run A:
==> flow/design.v (excerpt) <==
module mem_ram (input clk, wren, 
                input [3:0] d11,input [3:0] d12,input [3:0] d13,input [3:0] d14,input [3:0] d15,input [3:0] d16,input [3:0] d17,input [3:0]d18,
					 input [3:0] d21,input [3:0] d22,input [3:0] d23,input [3:0] d24,input [3:0] d25,input [3:0] d26,input [3:0] d27,input [3:0]d28,
					 input [3:0] d31,input [3:0] d32,input [3:0] d33,input [3:0] d34,input [3:0] d35,input [3:0] d36,input [3:0] d37,input [3:0]d38,
					 input [3:0] d41,input [3:0] d42,input [3:0] d43,input [3:0] d44,input [3:0] d45,input [3:0] d46,input [3:0] d47,input [3:0]d48,
					 input [3:0] r1,input [3:0] r2,
					 input [3:0] r3,input [3:0] r4,
					 output [11:0] w_sum11,
					 output [11:0] w_sum12,
					 output [11:0] w_sum13,
					 output [11:0] w_sum14,
					 output [11:0] w_sum15,
					 output [11:0] w_sum16,
					 output [11:0] w_sum17,
					 output [11:0] w_sum18
					 );
Size: roughly 2,200 cells after synthesis, ~130 flip-flops, roughly 240 I/O pins.
==> flow/config.mk <==
export PLATFORM = sky130hd
export DESIGN_NAME = mem_ram
export DESIGN_NICKNAME = mem_ram
export VERILOG_FILES = /design/flow/design.v
export SDC_FILE = /design/flow/constraint.sdc
export NUM_CORES = 4
export LEC_CHECK = 0
export CAP_MARGIN = 20
export CELL_PAD_IN_SITES_DETAIL_PLACEMENT = 2
export CORE_ASPECT_RATIO = 0.98
export CORE_MARGIN = 10
export CORE_UTILIZATION = 33
export CTS_CLUSTER_DIAMETER = 367
export MAX_ROUTING_LAYER = met5
export PLACE_DENSITY_LB_ADDON = 0.08
export SETUP_SLACK_MARGIN = 1.29
export SLEW_MARGIN = 30
==> flow/constraint.sdc <==
create_clock -name core_clock -period 7.22 [get_ports {clk}]
set_input_delay 1.4440 -clock core_clock [delete_from_list [all_inputs] [get_ports {clk}]]
set_output_delay 1.4440 -clock core_clock [all_outputs]
set_load 0.01 [all_outputs]
run.sh (not shown) runs the stock make flow with config.mk's settings and CLKGATE_MAP_FILE=.
No crash in run A: every stage finished, but the layout fails its final checks due to setup timing.
The following lists how run B was set up differently from run A:
==> flow/config.mk <==
export PLATFORM = sky130hd
export DESIGN_NAME = mem_ram
export DESIGN_NICKNAME = mem_ram
export VERILOG_FILES = /design/flow/design.v
export SDC_FILE = /design/flow/constraint.sdc
export NUM_CORES = 4
export LEC_CHECK = 0
export CAP_MARGIN = 20
export CORE_MARGIN = 2
export CORE_UTILIZATION = 66
export SLEW_MARGIN = 20
==> flow/constraint.sdc <==
create_clock -name core_clock -period 6.6 [get_ports {clk}]
set_input_delay 1.3200 -clock core_clock [delete_from_list [all_inputs] [get_ports {clk}]]
set_output_delay 1.3200 -clock core_clock [all_outputs]
set_load 0.01 [all_outputs]
--- outcome ---
Every stage of run B finished as expected; the final checks, on the other hand, flagged setup timing, which means the layout fails. Run B vs run A, worst-margin pin slew went down by 0.098 ns. Higher buffers plus inverters on the worst setup path goes to run A over run B. Routed wire length, run B vs run A: down by more than 10%.
Setup changes, run B to run C
-- flow/config.mk --
<<< run B, line 10
export CORE_UTILIZATION = 66
>>> run C, line 10
export CORE_UTILIZATION = 65
export CTS_CLUSTER_SIZE = 74
export MAX_ROUTING_LAYER = met4
==> flow/constraint.sdc <==
create_clock -name core_clock -period 5.35 [get_ports {clk}]
set_input_delay 1.0700 -clock core_clock [delete_from_list [all_inputs] [get_ports {clk}]]
set_output_delay 1.0700 -clock core_clock [all_outputs]
set_load 0.01 [all_outputs]
Findings:
Although it ran to completion, run C produced a layout that fails the final checks because of setup timing. Taking run B as 1.0, run C lands at 1.06 on cell area after layout. Of run B and run C, the run reporting the lower die boundary height was run B. Compared with run B, in run C signed area change from the synthesized netlist to the final layout up 7.9 points.
Changes in run D relative to run C:
-- flow/config.mk --
<<< run C, line 10
export CORE_UTILIZATION = 65
export CTS_CLUSTER_SIZE = 74
export MAX_ROUTING_LAYER = met4
>>> run D, line 10
export CORE_UTILIZATION = 57
Run D had finished all stages when the layout checks came back failing, citing setup timing.
Vias per cell: run D vs run C down 22%
Run D against run C: total die size now larger, measured slew at the worst slew-check pin has increased, met2 track utilization from global routing now smaller, worst setup slack went up by 1.0 ns.
In the metrics for run C and run D, the one carrying the lower final setup TNS is run C.
As far as count of input and output buffers goes, run D and run C are indistinguishable; the numbers are identical.
Looking only at non-clock buffer area fraction after layout, and setting everything else aside, the higher value of run C and run D goes to run C.
Sort run C and run D by met3 wire length asc -> top: run D

---

The RTL this note starts from:
==> flow/design.v <==
module mult(input [3:0] a, input [3:0] b, output reg [8:0] c
    );
always@(*)
c= a*b;
endmodule
module ad(input [8:0] a1, input [8:0] b1, output reg [9:0] c1
    );
always@(*)
c1= a1+b1;
endmodule
module ad2(input [8:0] a2, input [9:0] b2, output reg [10:0] c2
    );
always@(*)
c2= a2+b2;
endmodule
module ad3(input [8:0] a3, input [10:0] b3, output reg [11:0] c3
    );
always@(*)
c3= a3+b3;
endmodule
`timescale 1ns / 1ps
module mem_ram (input clk, wren, 
                input [3:0] d11,input [3:0] d12,input [3:0] d13,input [3:0] d14,input [3:0] d15,input [3:0] d16,input [3:0] d17,input [3:0]d18,
					 input [3:0] d21,input [3:0] d22,input [3:0] d23,input [3:0] d24,input [3:0] d25,input [3:0] d26,input [3:0] d27,input [3:0]d28,
					 input [3:0] d31,input [3:0] d32,input [3:0] d33,input [3:0] d34,input [3:0] d35,input [3:0] d36,input [3:0] d37,input [3:0]d38,
					 input [3:0] d41,input [3:0] d42,input [3:0] d43,input [3:0] d44,input [3:0] d45,input [3:0] d46,input [3:0] d47,input [3:0]d48,
					 input [3:0] r1,input [3:0] r2,
					 input [3:0] r3,input [3:0] r4,
					 output [11:0] w_sum11,
					 output [11:0] w_sum12,
					 output [11:0] w_sum13,
					 output [11:0] w_sum14,
					 output [11:0] w_sum15,
					 output [11:0] w_sum16,
					 output [11:0] w_sum17,
					 output [11:0] w_sum18
					 );
  reg [31:0] mem [3:0];  
  wire [8:0] p11, p21,p31,p41;
  wire [8:0] p12, p22,p32,p42;
  wire [8:0] p13, p23,p33,p43;
  wire [8:0] p14, p24,p34,p44;
  wire [8:0] p15, p25,p35,p45;
  wire [8:0] p16, p26,p36,p46;
  wire [8:0] p17, p27,p37,p47;
  wire [8:0] p18, p28,p38,p48;
wire [9:0] s11,s12,s13,s14,s15,s16,s17,s18;
wire [10:0] s21,s22,s23,s24,s25,s26,s27,s28;
wire [11:0] s31,s32,s33,s34,s35,s36,s37,s38;
  always @(posedge clk) 
      begin
            if (wren) begin
                mem[0][31-:4]<=d11;
					 mem[0][27-:4] <=d12;
					 mem[0][23-:4]<=d13;
					 mem[0][19-:4]<=d14;
					 mem[0][15-:4]<=d15;
					 mem[0][11-:4]<=d16;
					 mem[0][7-:4]<=d17;
					 mem[0][3-:4]<=d18;
					 mem[1][31-:4]<=d21;
					 mem[1][27-:4] <=d22;
					 mem[1][23-:4]<=d23;
					 mem[1][19-:4]<=d24;
					 mem[1][15-:4]<=d25;
					 mem[1][11-:4]<=d26;
					 mem[1][7-:4]<=d27;
					 mem[1][3-:4]<=d28;
					 mem[2][31-:4]<=d31;
					 mem[2][27-:4] <=d32;
					 mem[2][23-:4]<=d33;
					 mem[2][19-:4]<=d34;
					 mem[2][15-:4]<=d35;
					 mem[2][11-:4]<=d36;
					 mem[2][7-:4]<=d37;
					 mem[2][3-:4]<=d38;
					 mem[3][31-:4]<=d41;
					 mem[3][27-:4] <=d42;
					 mem[3][23-:4]<=d43;
					 mem[3][19-:4]<=d44;
					 mem[3][15-:4]<=d45;
					 mem[3][11-:4]<=d46;
					 mem[3][7-:4]<=d47;
					 mem[3][3-:4]<=d48;
            end
		end		 
generate
   mult m11(.a(r1),
				.b(mem[0][31-:4]),
				.c(p11) 
				);
	mult m21(
	         .a(r2),
				.b(mem[1][31-:4]),
				.c(p21)
	         );		
   mult m31(
	         .a(r3),
				.b(mem[2][31-:4]),
				.c(p31)
	         );		
   mult m41(
	         .a(r4),
				.b(mem[3][31-:4]), 
				.c(p41)
	         );	
  ad add11 ( 
            .a1(p11),
				.b1(p21),
				.c1(s11)
           );  
  ad2 add21 (
            .b2(s11),
				.a2(p31),
				.c2(s21)
          );
  ad3 add31 (
             .b3(s21),
				 .a3(p41),
				 .c3(s31)
				 );
    mult m12(.a(r1),
				.b(mem[0][27-:4]),
				.c(p12)
				);
	mult m22(
	         .a(r2),
				.b(mem[1][27-:4]),
				.c(p22)
	         );		
   mult m32(
	         .a(r3),
				.b(mem[2][27-:4]),
				.c(p32)
	         );		
   mult m42(
	         .a(r4),
				.b(mem[3][27-:4]), 
				.c(p42)
	         );	
  ad add12 ( 
            .a1(p12),
				.b1(p22),
				.c1(s12)
           );  
  ad2 add22 (
            .b2(s12),
				.a2(p32),
				.c2(s22)
          );
  ad3 add32 (
             .b3(s22),
				 .a3(p42),
				 .c3(s32)
				 );
   mult m13(.a(r1),
				.b(mem[0][23-:4]),
				.c(p13)
				);
	mult m23(
	         .a(r2),
				.b(mem[1][23-:4]),
				.c(p23)
	         );		
   mult m33(
	         .a(r3),
				.b(mem[2][23-:4]),
				.c(p33)
	         );		
   mult m43(
	         .a(r4),
				.b(mem[3][23-:4]), 
				.c(p43)
	         );	
  ad add13 ( 
            .a1(p13),
				.b1(p23),
				.c1(s13)
           );  
  ad2 add23 (
            .b2(s13),
				.a2(p33),
				.c2(s23)
          );
  ad3 add33 (
             .b3(s23),
				 .a3(p43),
				 .c3(s33)
				 );
  mult m14(.a(r1),
				.b(mem[0][19-:4]),
				.c(p14)
				);
	mult m24(
	         .a(r2),
				.b(mem[1][19-:4]),
				.c(p24)
	         );		
   mult m34(
	         .a(r3),
				.b(mem[2][19-:4]),
				.c(p34)
	         );		
   mult m44(
	         .a(r4),
				.b(mem[3][19-:4]), 
				.c(p44)
	         );	
  ad add14 ( 
            .a1(p14),
				.b1(p24),
				.c1(s14)
           );  
  ad2 add24 (
            .b2(s14),
				.a2(p34),
				.c2(s24)
          );
  ad3 add34 (
             .b3(s24),
				 .a3(p44),
				 .c3(s34)
				 );
  mult m15(.a(r1),
				.b(mem[0][15-:4]),
				.c(p15)
				);
	mult m25(
	         .a(r2),
				.b(mem[1][15-:4]),
				.c(p25)
	         );		
   mult m35(
	         .a(r3),
				.b(mem[2][15-:4]),
				.c(p35)
	         );		
   mult m45(
	         .a(r4),
				.b(mem[3][15-:4]), 
				.c(p45)
	         );	
  ad add15 ( 
            .a1(p15),
				.b1(p25),
				.c1(s15)
           );  
  ad2 add25 (
            .b2(s15),
				.a2(p35),
				.c2(s25)
          );
  ad3 add35 (
             .b3(s25),
				 .a3(p45),
				 .c3(s35)
				 );
   mult m16(.a(r1),
				.b(mem[0][11-:4]),
				.c(p16)
				);
	mult m26(
	         .a(r2),
				.b(mem[1][11-:4]),
				.c(p26)
	         );		
   mult m36(
	         .a(r3),
				.b(mem[2][11-:4]),
				.c(p36)
	         );		
   mult m46(
	         .a(r4),
				.b(mem[3][11-:4]), 
				.c(p46)
	         );	
  ad add16 ( 
            .a1(p16),
				.b1(p26),
				.c1(s16)
           );  
  ad2 add26 (
            .b2(s16),
				.a2(p36),
				.c2(s26)
          );
  ad3 add36 (
             .b3(s26),
				 .a3(p46),
				 .c3(s36)
				 );
   mult m17(.a(r1),
				.b(mem[0][7-:4]),
				.c(p17)
				);
	mult m27(
	         .a(r2),
				.b(mem[1][7-:4]),
				.c(p27)
	         );		
   mult m37(
	         .a(r3),
				.b(mem[2][7-:4]),
				.c(p37)
	         );		
   mult m47(
	         .a(r4),
				.b(mem[3][7-:4]), 
				.c(p47)
	         );	
  ad add17 ( 
            .a1(p17),
				.b1(p27),
				.c1(s17)
           );  
  ad2 add27 (
            .b2(s17),
				.a2(p37),
				.c2(s27)
          );
  ad3 add37 (
             .b3(s27),
				 .a3(p47),
				 .c3(s37)
				 );
  mult m18(.a(r1),
				.b(mem[0][3-:4]),
				.c(p18)
				);
	mult m28(
	         .a(r2),
				.b(mem[1][3-:4]),
				.c(p28)
	         );		
   mult m38(
	         .a(r3),
				.b(mem[2][3-:4]),
				.c(p38)
	         );		
   mult m48(
	         .a(r4),
				.b(mem[3][3-:4]), 
				.c(p48)
	         );	
  ad add18 ( 
            .a1(p18),
				.b1(p28),
				.c1(s18)
           );  
  ad2 add28 (
            .b2(s18),
				.a2(p38),
				.c2(s28)
          );
  ad3 add38 (
             .b3(s28),
				 .a3(p48),
				 .c3(s38)
				 );
assign w_sum11 =s31;
assign w_sum12 =s32;
assign w_sum13 =s33;
assign w_sum14 =s34;
assign w_sum15 =s35;
assign w_sum16 =s36;
assign w_sum17 =s37;
assign w_sum18 =s38;
endgenerate
endmodule
export LEC_CHECK = 0
export ABC_AREA = 1
export CAP_MARGIN = 20
export CELL_PAD_IN_SITES_DETAIL_PLACEMENT = 2
export CORE_MARGIN = 5
export CORE_UTILIZATION = 40
export CTS_CLUSTER_DIAMETER = 51
export GPL_ROUTABILITY_DRIVEN = 0
export HOLD_SLACK_MARGIN = 0.26
export MIN_ROUTING_LAYER = met1
export PLACE_DENSITY = 0.74
export SLEW_MARGIN = 20
export TNS_END_PERCENT = 85
create_clock -name core_clock -period 6.15 [get_ports {clk}]
The first run died in 4_1_cts with DPL-0033.
Rerun with:
CELL_PAD_IN_SITES_DETAIL_PLACEMENT = not set   (was 2)
CORE_MARGIN = 10   (was 5)
clock period = 6.66 ns   (was 6.15 ns; I/O delays follow)
The new run finished but fails on negative setup slack.
Area after synthesis does not change.
Synthesized cell count stays the same.
Die area climbs by 8.2%.
Rerun with:
ABC_AREA = not set   (was 1)
CORE_MARGIN = 2   (was 10)
CTS_CLUSTER_DIAMETER = not set   (was 51)
GPL_ROUTABILITY_DRIVEN = not set   (was 0)
HOLD_SLACK_MARGIN = not set   (was 0.26)
MIN_ROUTING_LAYER = not set   (was met1)
PLACE_DENSITY = not set   (was 0.74)
TNS_END_PERCENT = not set   (was 85)
clock period = 9.71 ns   (was 6.66 ns; I/O delays follow)
What happened: The new run completed with no timing, DRC or antenna violations. Global-route usage went down by 0.42 points. Worst setup slack gets better by 0.68 ns. Area after synthesis went down by 3.4%. Count of clock-buffer cells in the layout stays the same.
Rerun with:
CORE_UTILIZATION = 71   (was 40)
Result: The changed run produced a clean layout. Fmax came out lower by 0.51%. Die size came out lower by 43%. Sequential share of layout area came out higher by 0.13 points. Synthesized area stays the same. Non-clock buffer count came out higher by 2. Count of clock-buffer cells in the layout came out higher by 1. Wire length came out higher by 0.48%. Core utilization came out higher by 36 points. Via count came out higher by 5.2%.

---

## v5
Starts from the design.v that is shown in full above.
Settings: LEC_CHECK=0, ABC_AREA=1, CAP_MARGIN=20, CORE_MARGIN=2, CORE_UTILIZATION=71, CTS_CLUSTER_SIZE=99, SLEW_MARGIN=20; clock period 11.4 ns.
For v51, these inputs were changed with respect to v5:
Settings: a change of CORE_UTILIZATION from 71 to 58; a deleted ABC_AREA that had been 1; a deleted CTS_CLUSTER_SIZE that had been 99; a change of the clock period (ns, I/O delays scaled along) from 11.4 to 5.43.
### Flow results
The flow for v51 finished, though final verification flagged setup timing. Higher post-route cell area among v5 and v51: v51. v5 → v51: flip-flop and latch share of the layout cell area lower, number of instances in the synthesized netlist lower. Summary of v51 over v5: area reported by Yosys stat shows a reduction of 3.4%; instance area after placement shows an increase of about 8%.
Input changes introduced in v45 (baseline for comparison: v51):
Settings: changing CORE_UTILIZATION from 58 to 40; changing the clock period (ns, I/O delays scaled along) from 5.43 to 10.0.
### Flow results
Looking at the reports, v45 completed the entire flow and the layout it produced met the timing, DRC and antenna checks.
Comparing v45 against v51, there is no change at all in flip-flop and latch count after synthesis.
Summary of v45 over v51: area of the die now larger.
From v51 to v45 the numbers moved as follows: number of buffer and inverter instances along the worst setup path picked up an extra 1, overall routed net length lost about 20%.
Final area in v45 is about 16% lower than in v51
On count of clock-buffer cells in the layout, the higher figure sits with v51, not v45.
Re vias after detailed routing: v45 is 13% down on v51.
Setup changes, v45 to v3
Settings: setting ABC_AREA to 1 for the first time; setting CTS_CLUSTER_SIZE to 98 for the first time; setting TNS_END_PERCENT to 5 for the first time; changing CORE_MARGIN from 2 to 7; setting CTS_CLUSTER_DIAMETER to 288 for the first time; setting PLACE_DENSITY_LB_ADDON to 0.07 for the first time; setting CELL_PAD_IN_SITES_GLOBAL_PLACEMENT to 1 for the first time; setting CORE_ASPECT_RATIO to 0.5 for the first time.
Results
Looking at area fraction in full adders, half adders and majority gates, v3 sits 1.7 points below v45. Die: v3 bigger than v45. Taking v45 over v3, the number of nets in the layout ratio works out to 0.865. Summary of the comparison: final core area utilization is lower in v3, relative to v45. Relative to v45, setup slack has increased by 0.37 ns in v3. v3 ended up with a higher total cell area reported by yosys after synthesis than v45 did. sky130_fd_sc_hd__clkdlybuf4s50_1 as the library cell contributing the largest single delay on the critical path was reported by v45, and sky130_fd_sc_hd__buf_2 by v3. Comparing the two runs side by side, v3 comes out ahead of v45 on minimum period implied by the final worst setup slack. For the via count, v3 came in 785 higher than v45 did. The routed wire length in v3 sits 6.9% above the value recorded for v45. Looking at final estimated routing congestion in global placement, v3 sits 0.0067 lower than v45 does.
